==> inputs of indigo <==
// softmax_4
module softmax_4 (
    input wire clk,
    input wire reset,
    input wire start,
    input wire [15:0] in0, in1, in2, in3,     
    output reg [7:0] out0, out1, out2, out3, 
    output reg done
);
    parameter IDLE = 2'd0, EXP = 2'd1, DIVIDE = 2'd2, DONE = 2'd3;
    reg [1:0] state;
    reg [15:0] exp0, exp1, exp2, exp3;
    wire [17:0] sum_exp;
    reg [7:0] result0, result1, result2, result3;
    always @(posedge clk or posedge reset) begin
        if (reset)
            state <= IDLE;
        else begin
            case (state)
                IDLE:    state <= (start) ? EXP : IDLE;
                EXP:     state <= DIVIDE;
                DIVIDE:  state <= DONE;
                DONE:    state <= IDLE;
                default: state <= IDLE;
            endcase
        end
    end
    wire [31:0] x_sq0, x_sq1, x_sq2, x_sq3;
    assign x_sq0 = in0 * in0;
    assign x_sq1 = in1 * in1;
    assign x_sq2 = in2 * in2;
    assign x_sq3 = in3 * in3;
    assign sum_exp = exp0 + exp1 + exp2 + exp3;
    always @(posedge clk) begin
        if (reset) begin
            exp0 <= 0; exp1 <= 0; exp2 <= 0; exp3 <= 0;
            done <= 0;
        end else begin
            case (state)
                EXP: begin
                    exp0 <= 16'd256 + in0 + (x_sq0 >> 9);
                    exp1 <= 16'd256 + in1 + (x_sq1 >> 9);
                    exp2 <= 16'd256 + in2 + (x_sq2 >> 9);
                    exp3 <= 16'd256 + in3 + (x_sq3 >> 9);
                end
                DIVIDE: begin
                    if (sum_exp != 0) begin
                        result0 <= ({8'd0, exp0} * 24'd255) / sum_exp;
                        result1 <= ({8'd0, exp1} * 24'd255) / sum_exp;
                        result2 <= ({8'd0, exp2} * 24'd255) / sum_exp;
                        result3 <= ({8'd0, exp3} * 24'd255) / sum_exp;
                    end else begin
                        result0 <= 0;
                        result1 <= 0;
                        result2 <= 0;
                        result3 <= 0;
  ...
Settings: LEC_CHECK=0, CAP_MARGIN=25, CELL_PAD_IN_SITES_GLOBAL_PLACEMENT=1, CORE_ASPECT_RATIO=1.8, CORE_MARGIN=2, CORE_UTILIZATION=64, GPL_TIMING_DRIVEN=1, MAX_ROUTING_LAYER=met4, MIN_ROUTING_LAYER=met1, SLEW_MARGIN=5; clock period 56.9 ns.
run.sh (not shown) runs the stock make flow with config.mk's settings and CLKGATE_MAP_FILE=.
==> fjord: changes against indigo <==
- CAP_MARGIN: 25 -> 20
- CELL_PAD_IN_SITES_GLOBAL_PLACEMENT: 1 -> default
- CORE_ASPECT_RATIO: 1.8 -> default
- CORE_UTILIZATION: 64 -> 70
- CTS_CLUSTER_SIZE: default -> 36
- GPL_TIMING_DRIVEN: 1 -> default
- MAX_ROUTING_LAYER: met4 -> default
- MIN_ROUTING_LAYER: met1 -> default
- SETUP_SLACK_MARGIN: default -> 2.82
- SLEW_MARGIN: 5 -> 20
==> flow/constraint.sdc (replaced) <==
create_clock -name core_clock -period 19.9 [get_ports {clk}]
set_input_delay 3.9800 -clock core_clock [delete_from_list [all_inputs] [get_ports {clk}]]
set_output_delay 3.9800 -clock core_clock [all_outputs]
set_load 0.01 [all_outputs]
==> commit_impl_results.txt <==
Update PnR metrics after Yosys + OpenROAD run

- Power per cell area: 54.1 mW/mm2
- End-of-flow core utilization: 75.5%
- Final standard cell area without fillers: 0.116 mm2
- Counting tap cells, the placed design contains a total of 15200 instances.
- Dominant kind of cell by area: logic gates
* Sum of overflow across all layers after global routing: 0
- TritonCTS built the clock tree.
- Checking hold timing, the worst path is listed with class reg2reg.
- Dominant delay contributor by cell family on the critical path: AND-OR/OR-AND gates
* Share of final layout cell area taken by clock buffers and inverters: 0.523%
* Run status: complete, no violations
* Antenna viol nets, final: 0
- In this run the number of H-tree levels came out at 4.
The numbers above come from indigo.

==> commit_impl_results.txt <==
Record implementation results from latest flow run

- Main area contributors after synthesis: sky130_fd_sc_hd__ha_1, sky130_fd_sc_hd__fa_1, sky130_fd_sc_hd__inv_1
* Run status: aborted with a tool error
* Unique cell types: 123
- Error msg: [ERROR DPL-0033] detailed placement checks failed during check placement.
* Fail Step: clock tree synthesis
* Area of the die: 0.144 mm2
* Number of cells after detailed placement: 17500
- Largest combinational cell category by area: adder cells
* DIE HEIGHT: 379 um
The numbers above come from fjord.

Power is estimated from default activity; no workload was simulated.
